### design/flow/design.v
module lab1 #
(
	parameter WIDTHIN = 16,		 
	parameter WIDTHOUT = 32,	 
	parameter [WIDTHIN-1:0] A0 = 16'b01_00000000000000,  
	parameter [WIDTHIN-1:0] A1 = 16'b01_00000000000000,  
	parameter [WIDTHIN-1:0] A2 = 16'b00_10000000000000,  
	parameter [WIDTHIN-1:0] A3 = 16'b00_00101010101010,  
	parameter [WIDTHIN-1:0] A4 = 16'b00_00001010101010,  
	parameter [WIDTHIN-1:0] A5 = 16'b00_00000010001000   
)
(
	input clk,
	input reset,	
	input i_valid,
	input i_ready,
	output o_valid,
	output o_ready,
	input [WIDTHIN-1:0] i_x,
	output [WIDTHOUT-1:0] o_y
);
logic [WIDTHIN-1:0] x;	 
logic [WIDTHOUT-1:0] y_Q;	 
logic valid_Q1;		 
logic valid_Q2;		 
logic valid_Q3;
logic valid_Q4;
logic valid_Q5;
logic valid_Q6;
logic valid_Q7;
logic [WIDTHOUT-1:0] ans;	
logic enable;
logic [WIDTHOUT-1:0] m0_out;  
logic [31:0] m0_res; 
logic [WIDTHOUT-1:0] a0_out;  
logic [WIDTHOUT-1:0] m1_out;  
logic [47:0] m1_res;
logic [WIDTHOUT-1:0] a1_out;  
logic [WIDTHOUT-1:0] m2_out;  
logic [47:0] m2_res; 
logic [WIDTHOUT-1:0] a2_out;  
logic [WIDTHOUT-1:0] m3_out;  
logic [47:0] m3_res;
logic [WIDTHOUT-1:0] a3_out;  
logic [WIDTHOUT-1:0] m4_out;  
logic [47:0] m4_res;
logic [WIDTHOUT-1:0] a4_out;  
logic [WIDTHOUT-1:0] y_D;
logic [15:0] A5_reg;
logic [31:0] A4_reg;
logic [31:0] A3_reg;
logic [31:0] A2_reg;
logic [31:0] A1_reg;
logic [31:0] A0_reg;
logic [WIDTHIN-1:0] x1;
logic [WIDTHIN-1:0] x2;
logic [WIDTHIN-1:0] x3;
logic [WIDTHIN-1:0] x4;
logic [WIDTHOUT-1:0] F1;
logic [WIDTHOUT-1:0] F2;
logic [WIDTHOUT-1:0] F3;
logic [WIDTHOUT-1:0] F4;
always_comb begin
		m0_res = A5_reg * x;
		m0_out = {3'b000, m0_res [31:3]};
		a0_out = m0_out + A4_reg;
		m1_res = F4 * x4;
		m1_out = m1_res[45:14];
		a1_out = m1_out + A3_reg;
		m2_res = F3 * x3;
		m2_out = m2_res[45:14];
		a2_out = m2_out + A2_reg;
		m3_res = F2 * x2;
		m3_out = m3_res[45:14];
		a3_out = m3_out + A1_reg;
		m4_res = F1 * x1;
		m4_out = m4_res[45:14];
		a4_out = m4_out + A0_reg ;
		enable = i_ready;
end
always @(posedge clk) begin
if (enable) begin
		A5_reg <= A5;
		A4_reg <= {5'b00000, A4, 11'b00000000000};
   	F4 <= a0_out;
		x4 <= x;
		A3_reg <= {5'b00000, A3, 11'b00000000000};
		F3 <= a1_out;
		x3 <= x4;
		A2_reg <= {5'b00000, A2, 11'b00000000000};
		F2 <= a2_out;
		x2 <= x3;
		A1_reg <= {5'b00000, A1, 11'b00000000000};
   	F1 <= a3_out;
		x1 <= x2;
		A0_reg <= {5'b00000, A0, 11'b00000000000};
end		
end
always_ff @(posedge clk or posedge reset) begin
	if (reset) begin
		valid_Q1 <= 1'b0;
		valid_Q2 <= 1'b0;
		valid_Q3 <= 1'b0;
		valid_Q4 <= 1'b0;
		valid_Q5 <= 1'b0;
		valid_Q6 <= 1'b0;
		x <= 0;
		y_Q <= 0;
	end 
	else if (enable) begin
		valid_Q1 <= i_valid;
		valid_Q2 <= valid_Q1;
		valid_Q3 <= valid_Q2;
		valid_Q4 <= valid_Q3;
		valid_Q5 <= valid_Q4;
		valid_Q6 <= valid_Q5;
		x <= i_x;
		y_Q <= y_D;
	end
end
assign y_D = a4_out;
assign o_y = y_Q;
assign o_ready = i_ready;   		
assign o_valid = valid_Q6 & i_ready;	
endmodule
### design/flow/run.sh
#!/bin/bash
# the make line also repeats each setting of config.mk as NAME=value (left out here)
make -C /OpenROAD-flow-scripts/flow DESIGN_CONFIG=/design/flow/config.mk WORK_HOME=/design/flow/orfs CLKGATE_MAP_FILE= finish
### design/flow/config.mk
export PLATFORM = sky130hd
export DESIGN_NAME = lab1
export DESIGN_NICKNAME = lab1
export VERILOG_FILES = /design/flow/design.v
export SDC_FILE = /design/flow/constraint.sdc
export NUM_CORES = 4
export LEC_CHECK = 0
export CAP_MARGIN = 20
export CELL_PAD_IN_SITES_DETAIL_PLACEMENT = 1
export CELL_PAD_IN_SITES_GLOBAL_PLACEMENT = 1
export CORE_MARGIN = 4
export CORE_UTILIZATION = 16
export CTS_CLUSTER_SIZE = 25
export SLEW_MARGIN = 20
### design/flow/constraint.sdc
create_clock -name core_clock -period 8.72 [get_ports {clk}]
set_input_delay 1.7440 -clock core_clock [delete_from_list [all_inputs] [get_ports {clk}]]
set_output_delay 1.7440 -clock core_clock [all_outputs]
set_load 0.01 [all_outputs]
==> qor.csv, run 1 <==
stage,metric,value,unit
final_timing,fin_crit,8.30,ns
final_timing,slew_headroom,19.6,%
setup_path,crit_top_cell,fa_1,
yosys,ys_chip_area,64200,sq um
final_timing,worst_slack,0.421,ns
place,gp_congestion,0.819,
global_routing,grt_pass1_wl,303,mm
global_routing,antenna_found_initial,0,
yosys,syn_area,64200,sq um
floorplan,rows,232,
yosys,syn-mean-instance-area,9.32,sq um
place,dpl.hpwl,150,mm
setup_path,rrSetupSlack,0.42,ns
final_layout,seq_area,6580,sq um
final_layout,layout.nets,8794,
detailed_routing,routed_wl,188,mm
yosys,xor_share,2.25,%
setup_path,r2r-end,y_Q[30]$_DFFE_PP0P_,
cts,hold_buffers,0,
run,warning_count,35,
yosys,async_flop_share,23.7,%
yosys,ys_sh_adder,55.5,%
cts,cts_resized,0,
yosys,synth_flops,228,
setup_path,worstSetupEndpoint,y_Q[30]$_DFFE_PP0P_,
setup_path,cp-startpoint,x1[3]$_DFFE_PP_,
min_path,holdPathStages,1,
cts,htreeDepth,2,
setup_path,worst-r2r-cell-count,24,
global_routing,grt.total_usage,9.29,%
yosys,yosys-top-cells-count,"1623 x inv_1, 1472 x fa_1, 1235 x nand2_1",
final_timing,hold_violations,0,
cts,clock_latency,0.61,ns
yosys,synth_top_area_share,45.9,%
final_timing,finalMaxSlewViolations,0,
cts,clockBufferDepth,3,
detailed_routing,wire_per_inst,15.5,um
yosys,aoi_share,4.16,%
place,io_buffers,53,
cts,postCtsSetupRepairBufs,0,
detailed_routing,vias,45100,
floorplan,fp_util,16.1,%
final_layout,n_fill_cell,47000,
yosys,synthCells,6887,
setup_path,path_max_fanout,19,
final_layout,area_growth_syn_to_layout,13.0,%
yosys,most_common_cell,inv_1,
floorplan,die_h,641,um
setup_path,crit_chain,buf_4 > nand2_1 > fa_1 > inv_1 > fa_1 > fa_1 > fa_1 > inv_1 > fa_1 > inv_1 > fa_1 > ha_1 > a21o_1 > nor2_1 > a221oi_1 > nand3b_1 > a211oi_1 > or2_1 > a21oi_1 > a311oi_1 > o31a_1 > nand4_1 > xor2_1 > a21oi_1,
yosys,top_logic_kind,adder cells,
detailed_routing,first_pass_iters,7,
yosys,floorplan.nets,8869,
floorplan,die_area,411000,sq um
min_path,hp-start,valid_Q1$_DFFE_PP0P_,
cts,cts_buffers,34,
yosys,flop_cell,edfxtp_1,
setup_path,cp_top_family,adder cells,
yosys,yosysSeqAreaShare,10.2,%
detailed_routing,ant_nets,0,
cts,clkSlewWorstSetupHoldPaths,0.06,ns
yosys,edf_count,174,
yosys,mux_area_share,0.751,%
min_path,min_to,valid_Q2$_DFFE_PP0P_,
final_timing,tns,0,ns
global_routing,grt_max_degree,66,
final_timing,fmax,0.120,GHz
min_path,hp-class,reg -> reg,
final_layout,logic_area,50300,sq um
yosys,synth.area.top_cells,"fa_1 46%, ha_1 9.6%, inv_1 9.5%",
global_routing,grt_pass1_vias,52000,
setup_path,crit_path_end_kind,register,
setup_path,crit_path_max_incr_delay,0.98,ns
status,status,"complete, no violations",
floorplan,die_x,641,um
cts,cts_tree,done,
yosys,yosysCellCount,6887,
cts,root_buffer,clkbuf_16,
place,pre_cts_ws,0.496,ns
setup_path,crit_type,reg -> reg,
final_timing,skew,0.0256,ns
final_timing,worstMarginPinSlew,1.21,ns
global_routing,grt_overflow,0,
setup_path,crit_buf_inv,4,
setup_path,reg2reg_from,x1[3]$_DFFE_PP_,
yosys,largest_area_cell,fa_1,
final_timing,final.period_utilization,95.2,%
detailed_routing,drc,0,
floorplan,core_area,399000,sq um
setup_path,crit_slowest_cell,edfxtp_1,
cts,cts_sinks,228,
yosys,ys_types,81,
final_timing,rsz0062_at_grt,no,
detailed_routing,avgViaCountPerCell,3.72,
detailed_routing,dr.first_iter.drc_count,2173,
setup_path,cp.required,9.17,ns
run,drv_cap,0,
setup_path,crit_path_start_kind,register,
setup_path,critical_path_depth,24,
yosys,synth_warnings,1,
yosys,synth-simple-area-share,15.8,%
floorplan,io_pins,54,
final_timing,setup_viol,0,
setup_path,worstPathArrival,8.75,ns
==> stage by stage <==
step | hold slack [ns] | cells | utilization, % | cell area, sq um
finish | 0.503 | 12100 | 18.1 | 72500
global route | 0.514 | 12100 | 18.1 | 72500
CTS | 0.506 | 12100 | 18.1 | 72500
detailed placement | 0.493 | 12000 | 17.8 | 71300
global placement | 0.490 | 12000 | 17.8 | 71300
floorplan | 0.421 | 6887 | - | 64200
==> per-layer routing <==
layer | GRT usage, % | part of all wire, % | vias up
met4 | 1.40 | 1.5 | 0
met2 | 16.3 | 49 | 669
met3 | 0.867 | 3.1 | 165
met5 | 0 | 0 | -
li1 | - | - | 20100
met1 | 12.5 | 46 | 24200
==> final cells by class <==
type                    instances  area share [%]
clock buffers                  40            1.20
flip-flops and latches        228            9.07
multi-input cells            4728            69.4
repair buffers                197            2.34
clock inverters                21           0.442
diodes                          2         0.00690
inverters                    1623            8.40
well taps                    5265            9.09
==> run 2: changes to the inputs <==
ABC_AREA = 1   (was unset)
CAP_MARGIN = 15   (was 20)
CELL_PAD_IN_SITES_DETAIL_PLACEMENT = unset   (was 1)
CELL_PAD_IN_SITES_GLOBAL_PLACEMENT = unset   (was 1)
CORE_MARGIN = 2   (was 4)
CORE_UTILIZATION = 72   (was 16)
CTS_CLUSTER_DIAMETER = 213   (was unset)
CTS_CLUSTER_SIZE = unset   (was 25)
clock period = 5.97 ns   (was 8.72 ns; I/O delays follow)
==> run 2 against run 1 <==
The run now fails in 5_1_grt. Area after synthesis is 7.9% higher. Die size is 76% lower. Synthesized cell count is 29% higher.
==> qor.csv, run 2 <==
stage,metric,value,unit,change
yosys,syn-mean-instance-area,7.79,sq um,-16%
cts,htreeDepth,1,,-1
yosys,largest_area_cell,fa_1,,
yosys,aoi_share,3.68,%,-0.49 points
yosys,synth_top_area_share,42.6,%,-3.3 points
cts,clockBufferDepth,3,,unchanged
yosys,most_common_cell,nand2_1,,
yosys,synth-simple-area-share,17.9,%,+2.1 points
place,dpl.hpwl,181,mm,+20%
floorplan,die_x,314,um,-51%
floorplan,fp_util,72.7,%,+57 points
yosys,top_logic_kind,adder cells,,
yosys,mux_area_share,0,%,-0.75 points
yosys,yosys-top-cells-count,"2621 x nand2_1, 2532 x inv_1, 1472 x fa_1",,
global_routing,grt.total_usage,83.8,%,
yosys,ys_sh_adder,51.4,%,-4.1 points
floorplan,core_area,95200,sq um,-76%
yosys,ys_types,50,,-38%
yosys,synthCells,8885,,+29%
yosys,yosysSeqAreaShare,9.50,%,-0.75 points
yosys,edf_count,174,,unchanged
global_routing,grt_overflow,579,,
cts,cts_buffers,31,,-8.8%
place,placed_area,79500,sq um,+12%
yosys,synth.area.top_cells,"fa_1 43%, nand2_1 14%, inv_1 14%",,
cts,cts_sinks,228,,unchanged
yosys,syn_area,69200,sq um,+7.9%
yosys,synth_flops,228,,unchanged
yosys,synth_warnings,1,,unchanged
yosys,floorplan.nets,10900,,+23%
status,status,did not finish,,
place,gp_congestion,0.995,,+21%
status,lastStage,5_1_grt,,
yosys,ys_chip_area,69200,sq um,+7.9%
yosys,flop_cell,edfxtp_1,,
floorplan,rows,113,,-51%
floorplan,die_area,98600,sq um,-76%
floorplan,die_h,314,um,-51%
yosys,async_flop_share,23.7,%,unchanged
status,error_line,[ERROR GRT-0232] Routing congestion too high. Check the congestion heatmap in the GUI.,,
cts,hold_buffers,0,,unchanged
cts,root_buffer,clkbuf_16,,
place,io_buffers,53,,unchanged
yosys,xor_share,1.49,%,-0.76 points
yosys,yosysCellCount,8885,,+29%
floorplan,io_pins,54,,unchanged
## run 2: timing repair
action | 4_1_cts
gates resized | 620
pin swaps | 203
setup endpoints to repair | 77
buffers inserted | 110
cloned | 3
## run 2: per-layer routing
layer  overflow  global-route usage [%]
met3         33                    72.6
met1         28                    83.0
met5          5                    46.6
met4        221                    84.3
met2        292                    96.7
## run 2: metrics by stage
step | setup WS (ns) | cells | setup TNS (ns)
2_1_floorplan | -0.00358 | 8885 | -0.00358
3_3_place_gp | -0.364 | 10900 | -11.34
3_5_place_dp | -0.480 | 10900 | -17.17
4_1_cts | -0.275 | 11100 | -5.59
==> run 3: changes to the inputs <==
ABC_AREA = unset   (was 1)
CAP_MARGIN = 20   (was 15)
CELL_PAD_IN_SITES_DETAIL_PLACEMENT = 0   (was unset)
CELL_PAD_IN_SITES_GLOBAL_PLACEMENT = 1   (was unset)
CORE_MARGIN = 9   (was 2)
CORE_UTILIZATION = 50   (was 72)
CTS_CLUSTER_DIAMETER = unset   (was 213)
CTS_CLUSTER_SIZE = 65   (was unset)
GPL_ROUTABILITY_DRIVEN = 0   (was unset)
GPL_TIMING_DRIVEN = 0   (was unset)
MAX_ROUTING_LAYER = met5   (was unset)
MIN_ROUTING_LAYER = met2   (was unset)
PLACE_DENSITY = 0.48   (was unset)
clock period = 7.94 ns   (was 5.97 ns; I/O delays follow)
==> run 3 against run 2 <==
Synthesized cell count shrank 22%. Now clean on timing, DRC and antenna. Die size grew 44%. Area after synthesis is 7.3% lower.
==> qor.csv, run 3 <==
stage,metric,value,unit,change
global_routing,grt_max_degree,79,,
setup_path,critical_path_depth,25,,
run,drv_cap,0,,
yosys,yosysSeqAreaShare,10.2,%,+0.75 points
final_timing,setup_viol,0,,
setup_path,cp-startpoint,F2[16]$_DFFE_PP_,,
final_timing,fin_crit,7.85,ns,
cts,clock_latency,0.62,ns,
setup_path,worstPathArrival,8.18,ns,
yosys,synth_top_area_share,45.9,%,+3.3 points
yosys,largest_area_cell,fa_1,,
yosys,top_logic_kind,adder cells,,
status,status,"complete, no violations",,
final_timing,final.period_utilization,98.9,%,
place,io_buffers,53,,unchanged
yosys,mux_area_share,0.751,%,+0.75 points
yosys,aoi_share,4.16,%,+0.49 points
setup_path,crit_type,reg -> reg,,
cts,hold_buffers,0,,unchanged
min_path,hp-class,reg -> reg,,
yosys,ys_sh_adder,55.5,%,+4.1 points
yosys,synth.area.top_cells,"fa_1 46%, ha_1 9.6%, inv_1 9.5%",,
setup_path,cp.required,8.27,ns,
setup_path,cp_top_family,adder cells,,
setup_path,crit_path_start_kind,register,,
place,dp.cells,8604,,-21%
final_layout,final_util,55.5,%,
detailed_routing,avgViaCountPerCell,7.17,,
detailed_routing,drc,0,,
global_routing,grt_pass1_vias,76100,,
floorplan,fp_util,50.3,%,-22 points
floorplan,rows,131,,+16%
final_layout,finalInstanceArea,70800,sq um,
cts,cts_tree,done,,
yosys,ys_chip_area,64200,sq um,-7.3%
final_timing,hold_slack,0.474,ns,
floorplan,io_pins,54,,unchanged
yosys,flop_cell,edfxtp_1,,
final_layout,area_growth_syn_to_layout,10.3,%,
cts,root_buffer,clkbuf_16,,
cts,cts_buffers,34,,+9.7%
final_timing,slew_headroom,31.4,%,
min_path,holdPathStages,0,,
final_layout,final_cells,8873,,
global_routing,grt.total_usage,43.5,%,
final_timing,finalMaxSlewViolations,0,,
cts,htreeDepth,2,,+1
setup_path,crit_top_cell,fa_1,,
final_timing,fmax,0.127,GHz,
cts,cts_sinks,228,,unchanged
yosys,xor_share,2.25,%,+0.76 points
setup_path,crit_path_end_kind,register,,
yosys,synth-simple-area-share,15.8,%,-2.1 points
floorplan,die_area,142000,sq um,+44%
final_layout,layout.nets,9145,,
yosys,yosysCellCount,6887,,-22%
floorplan,core_area,128000,sq um,+34%
floorplan,die_x,376,um,+20%
setup_path,crit_slowest_cell,edfxtp_1,,
detailed_routing,wire_per_inst,23.1,um,
global_routing,antenna_found_initial,0,,
place,dpl.hpwl,159,mm,-12%
min_path,min_to,x2[2]$_DFFE_PP_,,
yosys,async_flop_share,23.7,%,unchanged
setup_path,crit_buf_inv,5,,
yosys,synthCells,6887,,-22%
setup_path,path_max_fanout,5,,
yosys,floorplan.nets,8869,,-18%
yosys,edf_count,174,,unchanged
global_routing,grt_overflow,0,,
yosys,ys_types,81,,+62%
yosys,synth_flops,228,,unchanged
global_routing,grt_pass1_wl,313,mm,
place,placed_area,66900,sq um,-16%
setup_path,r2r-end,F1[31]$_DFFE_PP_,,
detailed_routing,dr.first_iter.drc_count,10400,,
final_timing,skew,0.0452,ns,
floorplan,die_h,376,um,+20%
yosys,most_common_cell,inv_1,,
yosys,synth_warnings,1,,unchanged
run,warning_count,38,,
setup_path,worst-r2r-cell-count,25,,
detailed_routing,vias,63700,,
yosys,yosys-top-cells-count,"1623 x inv_1, 1472 x fa_1, 1235 x nand2_1",,
setup_path,reg2reg_from,F2[16]$_DFFE_PP_,,
yosys,syn_area,64200,sq um,-7.3%
final_timing,worstMarginPinSlew,1.03,ns,
detailed_routing,first_pass_iters,8,,
detailed_routing,ant_nets,0,,
yosys,syn-mean-instance-area,9.32,sq um,+20%
setup_path,crit_path_max_incr_delay,0.73,ns,
detailed_routing,routed_wl,205,mm,
min_path,hp-start,x3[2]$_DFFE_PP_,,
setup_path,worstSetupEndpoint,F1[31]$_DFFE_PP_,,
cts,clkSlewWorstSetupHoldPaths,0.06,ns,
cts,clockBufferDepth,3,,unchanged
setup_path,rrSetupSlack,0.09,ns,
final_timing,hold_violations,0,,
-- run 3: cell type report --
cell class	instances	area, sq um
clock buffers	40	883
repair buffers	248	2150
flip-flops and latches	228	6580
inverters	1623	6090
clock inverters	22	240
fillers	12000	56700
diodes	22	55.1
plain buffers	300	1860
well taps	1662	2080
multi-input cells	4728	50900
-- run 3: per-stage QoR --
| stage | TNS [ns] | setup WS (ns) |
|---|---|---|
| floorplan | 0 | 0.842 |
| global placement | -268.44 | -3.67 |
| detailed placement | -14.51 | -1.24 |
| CTS | -0.00425 | -0.00425 |
| global route | -0.0614 | -0.0249 |
| finish | 0 | 0.0881 |
-- run 3: repair_timing --
item	CTS	global route
pin swaps	4	28
buffers inserted	55	138
gates resized	206	578
endpoints found under the setup margin	38	29
-- run 3: metal layers --
metal	wire [um]	part of all wire (%)	up-vias	GRT usage, %
met5	2670	1.3	-	18.1
met4	20100	9.8	93	7.55
met3	81400	40	1824	58.3
met2	100000	49	17200	51.8
met1	0	0	23800	-
li1	-	-	20800	-
==> run 4: changes to the inputs <==
CAP_MARGIN = 15   (was 20)
CELL_PAD_IN_SITES_DETAIL_PLACEMENT = 1   (was 0)
CELL_PAD_IN_SITES_GLOBAL_PLACEMENT = 3   (was 1)
CORE_MARGIN = 2   (was 9)
CORE_UTILIZATION = 58   (was 50)
CTS_CLUSTER_DIAMETER = 296   (was unset)
CTS_CLUSTER_SIZE = 40   (was 65)
GPL_ROUTABILITY_DRIVEN = unset   (was 0)
GPL_TIMING_DRIVEN = 1   (was 0)
MAX_ROUTING_LAYER = unset   (was met5)
PLACE_DENSITY = 0.56   (was 0.48)
SETUP_SLACK_MARGIN = 1.93   (was unset)
TNS_END_PERCENT = 35   (was unset)
clock period = 8.87 ns   (was 7.94 ns; I/O delays follow)
==> run 4 against run 3 <==
Area after synthesis unchanged. Die size decreased by 20%. The flow now stops in 3_1_place_gp_skip_io. Synthesized cell count unchanged.
==> qor.csv, run 4 <==
stage,metric,value,unit,change
yosys,syn_area,64200,sq um,unchanged
yosys,edf_count,174,,unchanged
status,lastStage,3_1_place_gp_skip_io,,
yosys,ys_sh_adder,55.5,%,unchanged
floorplan,rows,122,,-6.9%
yosys,mux_area_share,0.751,%,unchanged
floorplan,die_area,113000,sq um,-20%
yosys,yosysCellCount,6887,,unchanged
yosys,ys_chip_area,64200,sq um,unchanged
status,status,did not finish,,
yosys,top_logic_kind,adder cells,,
yosys,yosys-top-cells-count,"1623 x inv_1, 1472 x fa_1, 1235 x nand2_1",,
yosys,xor_share,2.25,%,unchanged
floorplan,die_x,337,um,-11%
yosys,ys_types,81,,unchanged
yosys,synth-simple-area-share,15.8,%,unchanged
floorplan,fp_util,58.2,%,+7.9 points
yosys,aoi_share,4.16,%,unchanged
yosys,flop_cell,edfxtp_1,,
yosys,synth_warnings,1,,unchanged
status,error_line,[ERROR GPL-0301] Utilization 110.927 % exceeds 100%.,,
floorplan,core_area,110000,sq um,-14%
yosys,largest_area_cell,fa_1,,
yosys,floorplan.nets,8869,,unchanged
floorplan,die_h,337,um,-11%
yosys,async_flop_share,23.7,%,unchanged
yosys,synth_flops,228,,unchanged
yosys,syn-mean-instance-area,9.32,sq um,unchanged
yosys,most_common_cell,inv_1,,
yosys,synthCells,6887,,unchanged
yosys,synth_top_area_share,45.9,%,unchanged
yosys,synth.area.top_cells,"fa_1 46%, ha_1 9.6%, inv_1 9.5%",,
yosys,yosysSeqAreaShare,10.2,%,unchanged
==> run 5: changes to the inputs <==
CAP_MARGIN = 20   (was 15)
CELL_PAD_IN_SITES_DETAIL_PLACEMENT = 0   (was 1)
CELL_PAD_IN_SITES_GLOBAL_PLACEMENT = 2   (was 3)
CORE_UTILIZATION = 50   (was 58)
CTS_CLUSTER_DIAMETER = unset   (was 296)
CTS_CLUSTER_SIZE = 92   (was 40)
GPL_ROUTABILITY_DRIVEN = 1   (was unset)
GPL_TIMING_DRIVEN = 0   (was 1)
MAX_ROUTING_LAYER = met5   (was unset)
PLACE_DENSITY = 0.48   (was 0.56)
SETUP_SLACK_MARGIN = unset   (was 1.93)
SLEW_MARGIN = 5   (was 20)
TNS_END_PERCENT = unset   (was 35)
clock period = 7.94 ns   (was 8.87 ns; I/O delays follow)
==> run 5 against run 4 <==
Now clean on timing, DRC and antenna. Area after synthesis did not move. Synthesized cell count did not move. Die size increased by 16%.
==> qor.csv, run 5 <==
stage,metric,value,unit,change
status,status,"complete, no violations",,
place,dpl.hpwl,161,mm,
yosys,edf_count,174,,unchanged
cts,cts_tree,done,,
global_routing,grt.total_usage,47.3,%,
setup_path,cp_top_family,adder cells,,
setup_path,crit_path_max_incr_delay,0.75,ns,
floorplan,die_area,131000,sq um,+16%
cts,root_buffer,clkbuf_16,,
yosys,aoi_share,4.16,%,unchanged
final_timing,finalMaxSlewViolations,0,,
min_path,min_to,x2[2]$_DFFE_PP_,,
yosys,synth-simple-area-share,15.8,%,unchanged
yosys,ys_sh_adder,55.5,%,unchanged
final_timing,fin_crit,7.82,ns,
setup_path,worst-r2r-cell-count,25,,
cts,cts_buffers,31,,
cts,hold_buffers,0,,
yosys,synthCells,6887,,unchanged
yosys,async_flop_share,23.7,%,unchanged
yosys,largest_area_cell,fa_1,,
setup_path,crit_top_cell,fa_1,,
yosys,flop_cell,edfxtp_1,,
yosys,xor_share,2.25,%,unchanged
floorplan,die_x,362,um,+7.6%
global_routing,grt_pass1_wl,312,mm,
setup_path,crit_buf_inv,5,,
global_routing,grt_overflow,0,,
floorplan,io_pins,54,,
cts,htreeDepth,1,,
final_timing,skew,0.0376,ns,
yosys,synth_flops,228,,unchanged
final_timing,hold_violations,0,,
detailed_routing,drc,0,,
setup_path,crit_type,reg -> reg,,
detailed_routing,avgViaCountPerCell,7.16,,
floorplan,die_h,362,um,+7.6%
place,placed_area,66800,sq um,
setup_path,cp.required,8.32,ns,
cts,clockBufferDepth,3,,
min_path,hp-class,reg -> reg,,
final_layout,area_growth_syn_to_layout,10.2,%,
yosys,most_common_cell,inv_1,,
yosys,syn_area,64200,sq um,unchanged
min_path,holdPathStages,0,,
yosys,yosysCellCount,6887,,unchanged
setup_path,critical_path_depth,25,,
setup_path,crit_slowest_cell,edfxtp_1,,
final_layout,layout.nets,9140,,
yosys,yosysSeqAreaShare,10.2,%,unchanged
place,io_buffers,53,,
global_routing,antenna_found_initial,1,,
detailed_routing,vias,63600,,
detailed_routing,routed_wl,205,mm,
place,gp_congestion,1.02,,
yosys,ys_types,81,,unchanged
final_timing,rsz0062_at_grt,yes,,
detailed_routing,first_pass_iters,8,,
final_timing,fmax,0.128,GHz,
floorplan,rows,131,,+7.4%
setup_path,rrSetupSlack,0.12,ns,
yosys,ys_chip_area,64200,sq um,unchanged
yosys,synth_top_area_share,45.9,%,unchanged
setup_path,crit_path_start_kind,register,,
yosys,synth.area.top_cells,"fa_1 46%, ha_1 9.6%, inv_1 9.5%",,
final_layout,finalInstanceArea,70700,sq um,
run,drv_cap,0,,
detailed_routing,dr.first_iter.drc_count,10000,,
yosys,mux_area_share,0.751,%,unchanged
yosys,top_logic_kind,adder cells,,
yosys,synth_warnings,1,,unchanged
cts,clkSlewWorstSetupHoldPaths,0.06,ns,
final_timing,worstMarginPinSlew,1.07,ns,
setup_path,reg2reg_from,F3[6]$_DFFE_PP_,,
setup_path,worstPathArrival,8.21,ns,
floorplan,core_area,128000,sq um,+16%
global_routing,grt_pass1_vias,75600,,
setup_path,r2r-end,F2[31]$_DFFE_PP_,,
detailed_routing,wire_per_inst,23.1,um,
run,warning_count,38,,
cts,cts_sinks,228,,
yosys,yosys-top-cells-count,"1623 x inv_1, 1472 x fa_1, 1235 x nand2_1",,
setup_path,cp-startpoint,F3[6]$_DFFE_PP_,,
final_timing,slew_headroom,28.5,%,
final_timing,setup_viol,0,,
yosys,syn-mean-instance-area,9.32,sq um,unchanged
final_timing,final.period_utilization,98.5,%,
cts,clock_latency,0.68,ns,
setup_path,worstSetupEndpoint,F2[31]$_DFFE_PP_,,
yosys,floorplan.nets,8869,,unchanged
floorplan,fp_util,50.3,%,-7.9 points
min_path,hp-start,x3[2]$_DFFE_PP_,,
detailed_routing,ant_nets,0,,
setup_path,crit_path_end_kind,register,,
setup_path,path_max_fanout,10,,
global_routing,grt_max_degree,91,,
-- run 5: timing repair --
item,in CTS,in global routing
pin swaps,5,21
gates resized,217,495
endpoints found under the setup margin,41,29
cloned,0,0
buffers inserted,52,135
-- run 5: per-stage QoR --
step	worst slack, ns	hold WS (ns)	utilization (%)	setup TNS [ns]	std cells
floorplan	0.842	0.421	-	0	6887
global placement	-3.51	0.437	52.4	-243.10	8602
detailed placement	-1.24	0.456	52.4	-19.55	8604
CTS	0.000475	0.471	54.0	0	8712
global route	-0.114	0.495	55.4	-0.378	8850
finish	0.116	0.467	55.5	0	8872
-- run 5: layout make-up --
| class | instances | area, sq um |
|---|---|---|
| Antenna cell | 27 | 67.6 |
| Buffer | 304 | 1850 |
| Clock buffer | 32 | 779 |
| Clock inverter | 26 | 337 |
| Fill cell | 12000 | 56800 |
| Inverter | 1623 | 6090 |
| Multi-Input combinational cell | 4728 | 50800 |
| Sequential cell | 228 | 6580 |
| Tap cell | 1662 | 2080 |
| Timing Repair Buffer | 242 | 2110 |
-- run 5: routing by layer --
metal / vias to the layer above / global-route usage [%] / routed length [um]
met4: 82 / 10.7 / 22000
met2: 17000 / 55.4 / 98500
li1: 20800 / - / -
met5: - / 22.2 / 2650
met1: 23800 / - / 0
met3: 1945 / 62.0 / 81400
==> run 6: changes to the inputs <==
CELL_PAD_IN_SITES_DETAIL_PLACEMENT = unset   (was 0)
CELL_PAD_IN_SITES_GLOBAL_PLACEMENT = unset   (was 2)
CORE_UTILIZATION = 72   (was 50)
CTS_CLUSTER_SIZE = 47   (was 92)
GPL_ROUTABILITY_DRIVEN = unset   (was 1)
GPL_TIMING_DRIVEN = unset   (was 0)
MAX_ROUTING_LAYER = unset   (was met5)
MIN_ROUTING_LAYER = unset   (was met2)
PLACE_DENSITY = unset   (was 0.48)
PLACE_DENSITY_LB_ADDON = 0.01   (was unset)
SETUP_SLACK_MARGIN = 1.9   (was unset)
SLEW_MARGIN = 20   (was 5)
clock period = 6.69 ns   (was 7.94 ns; I/O delays follow)
==> run 6 against run 5 <==
Critical endpoint is now F3[26]$_DFFE_PP_. Worst setup slack worse by 0.94 ns. Register-to-register slack worse by 0.94 ns. Sequential share of layout area down 0.83 points. Count of clock-buffer cells in the layout up 2. The layout now fails its checks (negative setup slack). Critical path depth up 1. Largest cell class unchanged. Area after synthesis unchanged. Highest routed layer unchanged. Design area up 9.8%. First-iteration DRC count down 53%. Via count down 19%.
==> qor.csv, run 6 <==
stage,metric,value,unit,change
status,status,finished with violations,,
status,so.violations,negative setup slack,,
setup_path,worst-r2r-cell-count,26,,+4.0%
cts,htreeDepth,1,,unchanged
yosys,syn-mean-instance-area,9.32,sq um,unchanged
detailed_routing,dr.first_iter.drc_count,4735,,-53%
yosys,yosys-top-cells-count,"1623 x inv_1, 1472 x fa_1, 1235 x nand2_1",,
detailed_routing,avgViaCountPerCell,5.86,,-18%
yosys,async_flop_share,23.7,%,unchanged
detailed_routing,drc,0,,unchanged
final_timing,worst_slack,-0.827,ns,-0.942 ns
setup_path,reg2reg_from,F4[11]$_DFFE_PP_,,
setup_path,cp.required,7.18,ns,-1.14 ns
detailed_routing,first_pass_iters,9,,+1
cts,hold_buffers,0,,unchanged
final_timing,worstMarginPinSlew,1.03,ns,-0.0423 ns
min_path,hp-start,x[2]$_DFFE_PP0P_,,
yosys,mux_area_share,0.751,%,unchanged
detailed_routing,ant_nets,0,,unchanged
final_layout,finalInstanceArea,77600,sq um,+9.8%
setup_path,crit_path_start_kind,register,,
yosys,aoi_share,4.16,%,unchanged
global_routing,grt_pass1_vias,54900,,-27%
setup_path,crit_path_end_kind,register,,
floorplan,core_area,88400,sq um,-31%
place,placed_area,72700,sq um,+8.8%
final_timing,rsz0062_at_grt,yes,,
final_timing,slew_headroom,31.4,%,+2.8 points
place,io_buffers,53,,unchanged
run,drv_cap,0,,unchanged
place,pre_cts_ws,-0.488,ns,+0.755 ns
final_layout,area_growth_syn_to_layout,21.0,%,
setup_path,rrSetupSlack,-0.83,ns,-0.94 ns
yosys,synth_top_area_share,45.9,%,unchanged
cts,cts_buffers,29,,-6.5%
setup_path,crit_buf_inv,4,,-1
global_routing,grt_pass1_wl,282,mm,-9.8%
final_timing,hold_violations,0,,unchanged
cts,clkSlewWorstSetupHoldPaths,0.07,ns,about the same
detailed_routing,antenna_cells_inserted,0,,-100%
final_timing,final.period_utilization,112,%,+14 points
yosys,yosysSeqAreaShare,10.2,%,unchanged
detailed_routing,vias,51700,,-19%
yosys,synth.area.top_cells,"fa_1 46%, ha_1 9.6%, inv_1 9.5%",,
final_layout,n_fill_cell,4297,,-64%
cts,cts_tree,done,,
final_layout,final_util,87.8,%,+32 points
global_routing,grt_overflow,0,,unchanged
yosys,syn_area,64200,sq um,unchanged
setup_path,worstSetupEndpoint,F3[26]$_DFFE_PP_,,
yosys,largest_area_cell,fa_1,,
setup_path,crit_type,reg -> reg,,
place,dp.cells,8586,,-0.21%
final_timing,tns,-13.99,ns,-13.99 ns
detailed_routing,wire_per_inst,21.4,um,-7.4%
final_timing,setup_viol,36,,+36
yosys,floorplan.nets,8869,,unchanged
setup_path,cp-startpoint,F4[11]$_DFFE_PP_,,
final_layout,logic_area,53100,sq um,+4.5%
place,dpl.hpwl,136,mm,-16%
final_timing,fmax,0.133,GHz,+4.1%
cts,clock_latency,0.64,ns,-0.04 ns
detailed_routing,routed_wl,188,mm,-7.9%
final_layout,layout.nets,9618,,+5.2%
final_timing,fin_crit,7.52,ns,-0.308 ns
yosys,ys_sh_adder,55.5,%,unchanged
run,warning_count,38,,unchanged
floorplan,die_x,303,um,-16%
yosys,yosysCellCount,6887,,unchanged
place,gp_congestion,0.928,,-8.8%
setup_path,cp_top_family,adder cells,,
yosys,synthCells,6887,,unchanged
floorplan,io_pins,54,,unchanged
yosys,ys_types,81,,unchanged
setup_path,crit_slowest_cell,fa_1,,
cts,clockBufferDepth,3,,unchanged
setup_path,crit_path_max_incr_delay,0.62,ns,-0.13 ns
final_layout,seq_area,6580,sq um,unchanged
yosys,synth_warnings,1,,unchanged
floorplan,fp_util,72.6,%,+22 points
setup_path,r2r-end,F3[26]$_DFFE_PP_,,
global_routing,grt.total_usage,39.5,%,-7.7 points
cts,cts_sinks,228,,unchanged
yosys,ys_chip_area,64200,sq um,unchanged
yosys,synth_flops,228,,unchanged
yosys,synth-simple-area-share,15.8,%,unchanged
final_layout,final_cells,8823,,-0.55%
floorplan,rows,109,,-17%
setup_path,path_max_fanout,5,,-5
yosys,top_logic_kind,adder cells,,
min_path,holdPathStages,0,,unchanged
setup_path,crit_top_cell,fa_1,,
min_path,min_to,x4[2]$_DFFE_PP_,,
floorplan,die_h,303,um,-16%
setup_path,worstPathArrival,8.00,ns,-0.21 ns
global_routing,grt_max_degree,78,,-14%
final_timing,finalMaxSlewViolations,0,,unchanged
final_timing,skew,0.0334,ns,-0.00414 ns
yosys,edf_count,174,,unchanged
global_routing,antenna_found_initial,4,,+3
setup_path,critical_path_depth,26,,+4.0%
yosys,most_common_cell,inv_1,,
cts,root_buffer,clkbuf_16,,
yosys,flop_cell,edfxtp_1,,
floorplan,die_area,91500,sq um,-30%
min_path,hp-class,reg -> reg,,
yosys,xor_share,2.25,%,unchanged
==> run 6: through the flow <==
step           hold slack, ns
2_1_floorplan           0.421
3_3_place_gp            0.480
3_5_place_dp            0.482
4_1_cts                 0.501
5_1_grt                 0.509
6_report                0.496
==> run 6: area by class of cell <==
class                           instances  area share, %
Clock inverter                         19          0.235
Inverter                             1623           7.85
Timing Repair Buffer                 1026           12.2
Clock buffer                           34          0.972
Sequential cell                       228           8.47
Multi-Input combinational cell       4728           68.4
Tap cell                             1165           1.88
==> run 6: what timing repair did <==
item	4_1_cts	5_1_grt
endpoints found under the setup margin	123	123
setup buffers	100	76
pin swaps	181	178
cloned	4	4
hold endpoints to repair	0	0
gates resized	287	242
==> run 6: layer usage <==
layer / track usage (%) / vias up / routed length, um
li1: - / 21800 / -
met1: 49.2 / 26000 / 65900
met2: 67.1 / 2972 / 91100
met3: 6.98 / 989 / 17600
met4: 19.9 / 8 / 13900
met5: 0 / - / 48
==> run 7: changes to the inputs <==
CELL_PAD_IN_SITES_DETAIL_PLACEMENT = 0   (was unset)
CELL_PAD_IN_SITES_GLOBAL_PLACEMENT = 0   (was unset)
CORE_MARGIN = 9   (was 2)
CORE_UTILIZATION = 50   (was 72)
CTS_CLUSTER_SIZE = 64   (was 47)
GPL_ROUTABILITY_DRIVEN = 1   (was unset)
GPL_TIMING_DRIVEN = 0   (was unset)
MAX_ROUTING_LAYER = met5   (was unset)
MIN_ROUTING_LAYER = met2   (was unset)
PLACE_DENSITY = 0.48   (was unset)
PLACE_DENSITY_LB_ADDON = unset   (was 0.01)
SETUP_SLACK_MARGIN = unset   (was 1.9)
clock period = 7.94 ns   (was 6.69 ns; I/O delays follow)
==> run 7 against run 6 <==
Now clean on timing, DRC and antenna. Sequential share of layout area is 0.85 points higher. Utilization is 33 points lower. Area after synthesis stayed put. Clock skew is 0.014 ns lower. Count of clock-buffer cells in the layout stayed put. Flip-flop count stayed put. Worst setup slack better by 0.98 ns. Design area is 9.1% lower. Fmax is 3.5% lower. Critical path type unchanged.
==> qor.csv, run 7 <==
stage,metric,value,unit,change
status,status,"complete, no violations",,
setup_path,worstPathArrival,8.20,ns,+0.20 ns
yosys,yosysCellCount,6887,,unchanged
detailed_routing,drc,0,,unchanged
detailed_routing,first_pass_iters,9,,unchanged
yosys,yosys-top-cells-count,"1623 x inv_1, 1472 x fa_1, 1235 x nand2_1",,
setup_path,rrSetupSlack,0.15,ns,+0.98 ns
yosys,synth_warnings,1,,unchanged
yosys,aoi_share,4.16,%,unchanged
yosys,ys_sh_adder,55.5,%,unchanged
global_routing,grt_overflow,0,,unchanged
yosys,ys_chip_area,64200,sq um,unchanged
floorplan,die_h,376,um,+24%
global_routing,grt_pass1_wl,317,mm,+12%
cts,clock_latency,0.68,ns,+0.04 ns
yosys,mux_area_share,0.751,%,unchanged
cts,clkSlewWorstSetupHoldPaths,0.06,ns,about the same
yosys,syn_area,64200,sq um,unchanged
yosys,async_flop_share,23.7,%,unchanged
yosys,synth_top_area_share,45.9,%,unchanged
final_timing,finalMaxSlewViolations,0,,unchanged
cts,cts_sinks,228,,unchanged
floorplan,die_area,142000,sq um,+55%
place,io_buffers,53,,unchanged
global_routing,grt_pass1_vias,75800,,+38%
min_path,hp-class,reg -> reg,,
cts,root_buffer,clkbuf_16,,
yosys,most_common_cell,inv_1,,
min_path,holdPathStages,0,,unchanged
yosys,yosysSeqAreaShare,10.2,%,unchanged
place,dpl.hpwl,162,mm,+19%
floorplan,fp_util,50.3,%,-22 points
cts,cts_buffers,31,,+6.9%
cts,cts_tree,done,,
setup_path,cp-startpoint,x4[11]$_DFFE_PP_,,
final_timing,hold_violations,0,,unchanged
place,gp_congestion,1.00,,+8.1%
setup_path,crit_buf_inv,8,,+4
setup_path,crit_slowest_cell,fa_2,,
setup_path,crit_type,reg -> reg,,
setup_path,crit_path_start_kind,register,,
setup_path,reg2reg_from,x4[11]$_DFFE_PP_,,
final_timing,setup_viol,0,,-100%
yosys,xor_share,2.25,%,unchanged
yosys,synth_flops,228,,unchanged
yosys,synth-simple-area-share,15.8,%,unchanged
final_layout,layout.nets,9124,,-5.1%
yosys,floorplan.nets,8869,,unchanged
detailed_routing,avgViaCountPerCell,7.22,,+23%
yosys,syn-mean-instance-area,9.32,sq um,unchanged
setup_path,crit_top_cell,fa_1,,
run,drv_cap,0,,unchanged
detailed_routing,routed_wl,208,mm,+10%
min_path,min_to,x2[10]$_DFFE_PP_,,
setup_path,cp.required,8.36,ns,+1.18 ns
floorplan,rows,131,,+20%
setup_path,critical_path_depth,30,,+15%
floorplan,die_x,376,um,+24%
cts,htreeDepth,1,,unchanged
run,warning_count,37,,-2.6%
final_timing,tns,0,ns,+13.99 ns
final_timing,worstMarginPinSlew,1.01,ns,-0.0180 ns
yosys,edf_count,174,,unchanged
setup_path,cp_top_family,adder cells,,
global_routing,grt.total_usage,44.1,%,+4.6 points
yosys,synthCells,6887,,unchanged
final_layout,final_cells,8850,,+0.31%
final_timing,fin_crit,7.79,ns,+0.271 ns
floorplan,core_area,128000,sq um,+44%
global_routing,grt_max_degree,80,,+2.6%
yosys,largest_area_cell,fa_1,,
setup_path,worst-r2r-cell-count,30,,+15%
setup_path,crit_path_max_incr_delay,0.57,ns,-0.05 ns
yosys,ys_types,81,,unchanged
setup_path,path_max_fanout,3,,-2
detailed_routing,wire_per_inst,23.5,um,+10%
final_timing,final.period_utilization,98.1,%,-14 points
global_routing,antenna_found_initial,0,,-4
setup_path,worstSetupEndpoint,F3[26]$_DFFE_PP_,,
detailed_routing,vias,63900,,+24%
detailed_routing,dr.first_iter.drc_count,10600,,+120%
floorplan,io_pins,54,,unchanged
yosys,synth.area.top_cells,"fa_1 46%, ha_1 9.6%, inv_1 9.5%",,
min_path,hp-start,x3[10]$_DFFE_PP_,,
setup_path,r2r-end,F3[26]$_DFFE_PP_,,
place,dp.cells,8605,,+0.22%
final_layout,area_growth_syn_to_layout,9.89,%,
yosys,top_logic_kind,adder cells,,
detailed_routing,ant_nets,0,,unchanged
final_timing,fmax,0.128,GHz,-3.5%
yosys,flop_cell,edfxtp_1,,
setup_path,crit_path_end_kind,register,,
final_timing,skew,0.0197,ns,-0.0137 ns
final_timing,slew_headroom,32.6,%,+1.2 points
cts,clockBufferDepth,3,,unchanged
==> run 7: timing repair <==
action                     4_1_cts  5_1_grt
hold endpoints to repair         0        0
setup endpoints to repair       37       32
setup buffers                   62      111
pin swaps                       11       23
resized                        238      487
hold buffers                     0        0
==> run 7: routing by layer <==
metal | track usage [%] | share of wire, % | wire length, um
met4 | 7.84 | 10 | 21300
met5 | 21.6 | 1.5 | 3100
met3 | 58.9 | 40 | 83100
met2 | 52.4 | 48 | 100000
met1 | - | 0 | 0
==> run 7: final cells by class <==
cell class / instances / area [sq um]
multi-input combinational: 4728 / 50900
antenna: 21 / 52.6
clock buffer: 34 / 787
buffer: 301 / 1840
tap: 1662 / 2080
clock inverter: 24 / 195
fill: 12100 / 57000
sequential: 228 / 6580
inverter: 1623 / 6090
timing repair buffer: 229 / 2000
==> run 7: stage by stage <==
step,utilization (%),hold WS (ns),worst slack (ns),area [sq um]
5_1_grt,55.3,0.514,-0.0685,70500
2_1_floorplan,-,0.421,0.842,64200
3_3_place_gp,52.4,0.449,-4.05,66800
6_report,55.3,0.466,0.153,70500
3_5_place_dp,52.5,0.455,-1.49,66900
4_1_cts,54.0,0.472,0.000430,68800
==> run 8: changes to the inputs <==
ABC_AREA = 1   (was unset)
CAP_MARGIN = 15   (was 20)
CELL_PAD_IN_SITES_DETAIL_PLACEMENT = 1   (was 0)
CELL_PAD_IN_SITES_GLOBAL_PLACEMENT = 1   (was 0)
CORE_ASPECT_RATIO = 0.87   (was unset)
CORE_MARGIN = 4   (was 9)
CORE_UTILIZATION = 16   (was 50)
CTS_CLUSTER_SIZE = 25   (was 64)
GPL_ROUTABILITY_DRIVEN = unset   (was 1)
GPL_TIMING_DRIVEN = unset   (was 0)
HOLD_SLACK_MARGIN = 0.19   (was unset)
MAX_ROUTING_LAYER = unset   (was met5)
PLACE_DENSITY = unset   (was 0.48)
clock period = 8.72 ns   (was 7.94 ns; I/O delays follow)
==> run 8 against run 7 <==
Design area grew 9.8%. Utilization shrank 37 points. Area after synthesis grew 7.9%. Cell count grew 64%. Register-to-register slack gained 1.0 ns. Still clean on timing, DRC and antenna. Worst hold slack gained 0.011 ns. Routed wire length grew 8.7%. Sequential share of layout area shrank 0.83 points. Critical path depth shrank 10. Flip-flop count is the same.
==> qor.csv, run 8 <==
stage,metric,value,unit,change
global_routing,grt_pass1_vias,91500,,+21%
final_timing,worstMarginPinSlew,1.26,ns,+0.248 ns
min_path,hp-start,x[0]$_DFFE_PP0P_,,
yosys,syn_area,69200,sq um,+7.9%
yosys,ys_sh_adder,51.4,%,-4.1 points
cts,cts_sinks,228,,unchanged
yosys,largest_area_cell,fa_1,,
final_timing,rsz0062_at_grt,no,,
yosys,syn-mean-instance-area,7.79,sq um,-16%
detailed_routing,ant_nets,0,,unchanged
setup_path,crit_type,reg -> reg,,
setup_path,worstSetupEndpoint,F2[22]$_DFFE_PP_,,
place,gp_congestion,0.934,,-6.9%
final_timing,skew,0.0503,ns,+0.0306 ns
cts,clock_latency,0.68,ns,about the same
final_timing,slew_headroom,16.1,%,-17 points
setup_path,worstPathArrival,7.94,ns,-0.26 ns
setup_path,crit_slowest_cell,edfxtp_1,,
floorplan,rows,225,,+72%
floorplan,die_h,622,um,+65%
detailed_routing,first_pass_iters,7,,-2
setup_path,cp_top_family,adder cells,,
yosys,ys_chip_area,69200,sq um,+7.9%
final_timing,setup_viol,0,,unchanged
setup_path,path_max_fanout,18,,+15
final_timing,final.period_utilization,86.6,%,-11 points
floorplan,die_area,443000,sq um,+210%
min_path,holdPathStages,0,,unchanged
status,status,"complete, no violations",,
final_timing,fmax,0.132,GHz,+3.1%
floorplan,die_x,713,um,+90%
yosys,async_flop_share,23.7,%,unchanged
global_routing,antenna_found_initial,0,,unchanged
min_path,hp-class,reg -> reg,,
final_timing,fin_crit,7.56,ns,-0.232 ns
global_routing,grt_max_degree,106,,+33%
floorplan,core_area,431000,sq um,+240%
yosys,synth_warnings,1,,unchanged
global_routing,grt.total_usage,15.4,%,-29 points
setup_path,reg2reg_from,x3[3]$_DFFE_PP_,,
cts,clockBufferDepth,3,,unchanged
yosys,mux_area_share,0,%,-0.75 points
detailed_routing,wire_per_inst,15.6,um,-34%
setup_path,crit_chain,buf_4 > nand2_1 > fa_1 > inv_1 > fa_1 > inv_1 > fa_1 > fa_1 > fa_1 > fa_1 > inv_1 > ha_1 > nand2_1 > nor2_1 > inv_1 > nor4_1 > nor2_1 > o21ai_0 > a21oi_1 > xnor2_1,,
cts,root_buffer,clkbuf_16,,
cts,cts_buffers,36,,+16%
final_layout,n_fill_cell,52100,,+330%
setup_path,rrSetupSlack,1.16,ns,+1.01 ns
setup_path,worst-r2r-cell-count,20,,-33%
yosys,yosysSeqAreaShare,9.50,%,-0.75 points
cts,postCtsSetupRepairBufs,0,,-100%
detailed_routing,drc,0,,unchanged
setup_path,crit_buf_inv,5,,-3
global_routing,grt_overflow,0,,unchanged
detailed_routing,dr.first_iter.drc_count,7396,,-30%
final_timing,finalMaxSlewViolations,0,,unchanged
yosys,synth_flops,228,,unchanged
cts,clkSlewWorstSetupHoldPaths,0.09,ns,+0.03 ns
setup_path,crit_path_end_kind,register,,
detailed_routing,avgViaCountPerCell,5.07,,-30%
yosys,synthCells,8885,,+29%
place,io_buffers,53,,unchanged
yosys,ys_types,50,,-38%
yosys,flop_cell,edfxtp_1,,
floorplan,io_pins,54,,unchanged
global_routing,grt_pass1_wl,357,mm,+13%
final_timing,hold_violations,0,,unchanged
yosys,edf_count,174,,unchanged
setup_path,critical_path_depth,20,,-33%
yosys,synth-simple-area-share,17.9,%,+2.1 points
final_layout,layout.nets,10600,,+17%
detailed_routing,routed_wl,226,mm,+8.7%
setup_path,cp-startpoint,x3[3]$_DFFE_PP_,,
yosys,yosys-top-cells-count,"2621 x nand2_1, 2532 x inv_1, 1472 x fa_1",,
run,drv_cap,0,,unchanged
cts,cts_tree,done,,
setup_path,crit_top_cell,fa_1,,
min_path,min_to,x4[0]$_DFFE_PP_,,
cts,hold_buffers,0,,unchanged
yosys,most_common_cell,nand2_1,,
cts,cts_resized,0,,-100%
yosys,synth_top_area_share,42.6,%,-3.3 points
final_layout,final_util,18.0,%,-37 points
yosys,floorplan.nets,10900,,+23%
setup_path,crit_path_max_incr_delay,0.96,ns,+0.39 ns
place,dpl.hpwl,178,mm,+10%
setup_path,cp.required,9.10,ns,+0.74 ns
yosys,yosysCellCount,8885,,+29%
final_timing,tns,0,ns,unchanged
setup_path,crit_path_start_kind,register,,
detailed_routing,vias,73400,,+15%
yosys,aoi_share,3.68,%,-0.49 points
setup_path,r2r-end,F2[22]$_DFFE_PP_,,
yosys,top_logic_kind,adder cells,,
yosys,xor_share,1.49,%,-0.76 points
yosys,synth.area.top_cells,"fa_1 43%, nand2_1 14%, inv_1 14%",,
cts,htreeDepth,2,,+1
run,warning_count,38,,+2.7%
final_layout,area_growth_syn_to_layout,11.9,%,
floorplan,fp_util,16.1,%,-34 points
run 8: through the flow:
step | instances | setup slack (ns) | cell area [sq um] | hold WS [ns]
after floorplan | 8885 | 2.51 | 69200 | 0.421
after global placement | 14400 | 1.55 | 76100 | 0.464
after detailed placement | 14400 | 1.49 | 76100 | 0.471
after CTS | 14500 | 1.42 | 77200 | 0.477
after global routing | 14500 | 0.833 | 77400 | 0.487
final | 14500 | 1.16 | 77400 | 0.477
run 8: layer usage:
metal  global-route usage [%]  vias up  share of wire [%]
li1                         -    24700                  -
met1                        -    27700                  0
met5                     5.52        -               0.87
met3                     23.4     1106                 46
met2                     16.6    19800                 49
met4                     1.52       75                4.5
run 8: area by class of cell:
class / instances / area, sq um / area share (%)
Tap cell: 5788 / 7240 / 9.35
Sequential cell: 228 / 6580 / 8.49
Clock inverter: 22 / 190 / 0.246
Timing Repair Buffer: 145 / 1340 / 1.73
Antenna cell: 11 / 27.5 / 0.0355
Inverter: 2535 / 9520 / 12.3
Multi-Input combinational cell: 5713 / 51600 / 66.6
Clock buffer: 44 / 962 / 1.24
==> run 9: changes to the inputs <==
ABC_AREA = unset   (was 1)
CAP_MARGIN = 20   (was 15)
CELL_PAD_IN_SITES_DETAIL_PLACEMENT = unset   (was 1)
CELL_PAD_IN_SITES_GLOBAL_PLACEMENT = unset   (was 1)
CORE_ASPECT_RATIO = unset   (was 0.87)
CORE_MARGIN = 2   (was 4)
CORE_UTILIZATION = 65   (was 16)
CTS_CLUSTER_SIZE = unset   (was 25)
HOLD_SLACK_MARGIN = unset   (was 0.19)
MIN_ROUTING_LAYER = unset   (was met2)
SETUP_SLACK_MARGIN = 1.82   (was unset)
clock period = 6.23 ns   (was 8.72 ns; I/O delays follow)
==> run 9 against run 8 <==
Sequential share of layout area fell by 0.13 points. Critical path depth rose by 7. First-iteration DRC count fell by 58%. Now fails the layout checks on negative setup slack. Largest cell class unchanged. Routed wire length fell by 24%. Critical endpoint is now F2[28]$_DFFE_PP_.
==> qor.csv, run 9 <==
stage,metric,value,unit,change
final_timing,final.period_utilization,114,%,+28 points
final_timing,worstMarginPinSlew,0.889,ns,-0.370 ns
setup_path,critical_path_depth,27,,+35%
min_path,hp-class,reg -> reg,,
final_layout,layout.nets,9713,,-8.7%
setup_path,worstSetupEndpoint,F2[28]$_DFFE_PP_,,
setup_path,cp_top_family,adder cells,,
cts,clockBufferDepth,3,,unchanged
floorplan,rows,115,,-49%
final_timing,tns,-27.37,ns,-27.37 ns
yosys,synth_top_area_share,45.9,%,+3.3 points
detailed_routing,wire_per_inst,18.9,um,+21%
setup_path,cp.required,6.62,ns,-2.48 ns
yosys,yosys-top-cells-count,"1623 x inv_1, 1472 x fa_1, 1235 x nand2_1",,
place,pre_cts_ws,-0.957,ns,-2.44 ns
setup_path,crit_path_start_kind,register,,
global_routing,grt_max_degree,138,,+30%
setup_path,path_max_fanout,4,,-14
run,drv_cap,0,,unchanged
setup_path,rrSetupSlack,-0.90,ns,-2.06 ns
yosys,ys_types,81,,+62%
detailed_routing,avgViaCountPerCell,5.47,,+8.0%
detailed_routing,drc,0,,unchanged
floorplan,core_area,98100,sq um,-77%
cts,cts_buffers,31,,-14%
yosys,synthCells,6887,,-22%
global_routing,use_met2,60.5,%,+44 points
cts,clock_latency,0.64,ns,-0.04 ns
place,io_buffers,53,,unchanged
final_layout,area_growth_syn_to_layout,22.6,%,
global_routing,grt_pass1_wl,278,mm,-22%
final_layout,finalInstanceArea,78700,sq um,+1.6%
setup_path,crit_buf_inv,9,,+4
setup_path,crit_path_max_incr_delay,0.56,ns,-0.40 ns
yosys,edf_count,174,,unchanged
global_routing,grt_overflow,0,,unchanged
yosys,synth_flops,228,,unchanged
floorplan,fp_util,65.4,%,+49 points
place,gp_congestion,0.923,,-1.2%
yosys,floorplan.nets,8869,,-18%
cts,clkSlewWorstSetupHoldPaths,0.06,ns,-0.03 ns
setup_path,crit_top_cell,fa_1,,
yosys,top_logic_kind,adder cells,,
cts,cts_tree,done,,
yosys,aoi_share,4.16,%,+0.49 points
cts,root_buffer,clkbuf_16,,
yosys,xor_share,2.25,%,+0.76 points
setup_path,crit_path_end_kind,register,,
yosys,largest_area_cell,fa_1,,
detailed_routing,vias,49500,,-33%
final_timing,fmax,0.140,GHz,+6.0%
status,so.violations,negative setup slack,,
final_timing,fin_crit,7.13,ns,-0.430 ns
yosys,flop_cell,edfxtp_1,,
detailed_routing,antenna_cells_inserted,0,,-11
global_routing,met1_usage,45.2,%,+45 points
setup_path,reg2reg_from,x3[1]$_DFFE_PP_,,
floorplan,die_h,318,um,-49%
global_routing,grt-busiest-layer,met2,,
min_path,hp-start,x[2]$_DFFE_PP0P_,,
yosys,ys_chip_area,64200,sq um,-7.3%
global_routing,grt.total_usage,34.6,%,+19 points
final_timing,worst_slack,-0.896,ns,-2.06 ns
final_timing,hold_slack,0.495,ns,+0.0184 ns
final_layout,final_util,80.2,%,+62 points
cts,htreeDepth,1,,-1
global_routing,antenna_found_initial,1,,+1
setup_path,worstPathArrival,7.51,ns,-0.43 ns
global_routing,grt_pass1_vias,53800,,-41%
final_layout,n_fill_cell,6397,,-88%
final_timing,rsz0062_at_grt,yes,,
yosys,synth_warnings,1,,unchanged
place,dp.cells,8793,,-39%
floorplan,io_pins,54,,unchanged
yosys,yosysSeqAreaShare,10.2,%,+0.75 points
min_path,holdPathStages,0,,unchanged
setup_path,crit_slowest_cell,fa_1,,
place,placed_area,73500,sq um,-3.4%
detailed_routing,dr.first_iter.drc_count,3104,,-58%
detailed_routing,routed_wl,171,mm,-24%
floorplan,die_area,101000,sq um,-77%
setup_path,r2r-end,F2[28]$_DFFE_PP_,,
yosys,mux_area_share,0.751,%,+0.75 points
yosys,synth-simple-area-share,15.8,%,-2.1 points
floorplan,die_x,318,um,-55%
global_routing,grtUsageMet3,3.76,%,-20 points
yosys,ys_sh_adder,55.5,%,+4.1 points
final_timing,slew_headroom,40.7,%,+25 points
yosys,async_flop_share,23.7,%,unchanged
yosys,yosysCellCount,6887,,-22%
final_timing,finalMaxSlewViolations,0,,unchanged
detailed_routing,ant_nets,0,,unchanged
min_path,min_to,x4[2]$_DFFE_PP_,,
final_timing,skew,0.0179,ns,-0.0324 ns
final_layout,final_cells,9040,,-38%
yosys,syn_area,64200,sq um,-7.3%
yosys,synth.area.top_cells,"fa_1 46%, ha_1 9.6%, inv_1 9.5%",,
setup_path,worst-r2r-cell-count,27,,+35%
yosys,most_common_cell,inv_1,,
place,dpl.hpwl,137,mm,-23%
final_layout,logic_area,53200,sq um,+3.1%
final_timing,setup_viol,63,,+63
yosys,syn-mean-instance-area,9.32,sq um,+20%
setup_path,crit_type,reg -> reg,,
final_layout,seq_area,6580,sq um,unchanged
run,warning_count,42,,+11%
detailed_routing,first_pass_iters,5,,-2
setup_path,cp-startpoint,x3[1]$_DFFE_PP_,,
final_timing,hold_violations,0,,unchanged
status,status,finished with violations,,
cts,cts_sinks,228,,unchanged
==> run 9: routing by layer <==
metal	vias up	wire (um)
met4	2	6890
met3	430	10700
li1	22000	-
met2	1764	86800
met5	-	20
met1	25300	66800
==> run 9: cell type report <==
cell class                      count  area share, %
Inverter                         1623           7.74
Sequential cell                   228           8.36
Clock inverter                     19          0.234
Clock buffer                       36           1.05
Tap cell                         1287           2.05
Timing Repair Buffer             1119           13.0
Multi-Input combinational cell   4728           67.6
==> run 9: repair_timing <==
action,4_1_cts,5_1_grt
cloned,8,1
pin swaps,163,178
gates resized,292,248
endpoints found under the setup margin,123,123
hold endpoints to repair,0,0
hold buffers,0,0
setup buffers,103,80
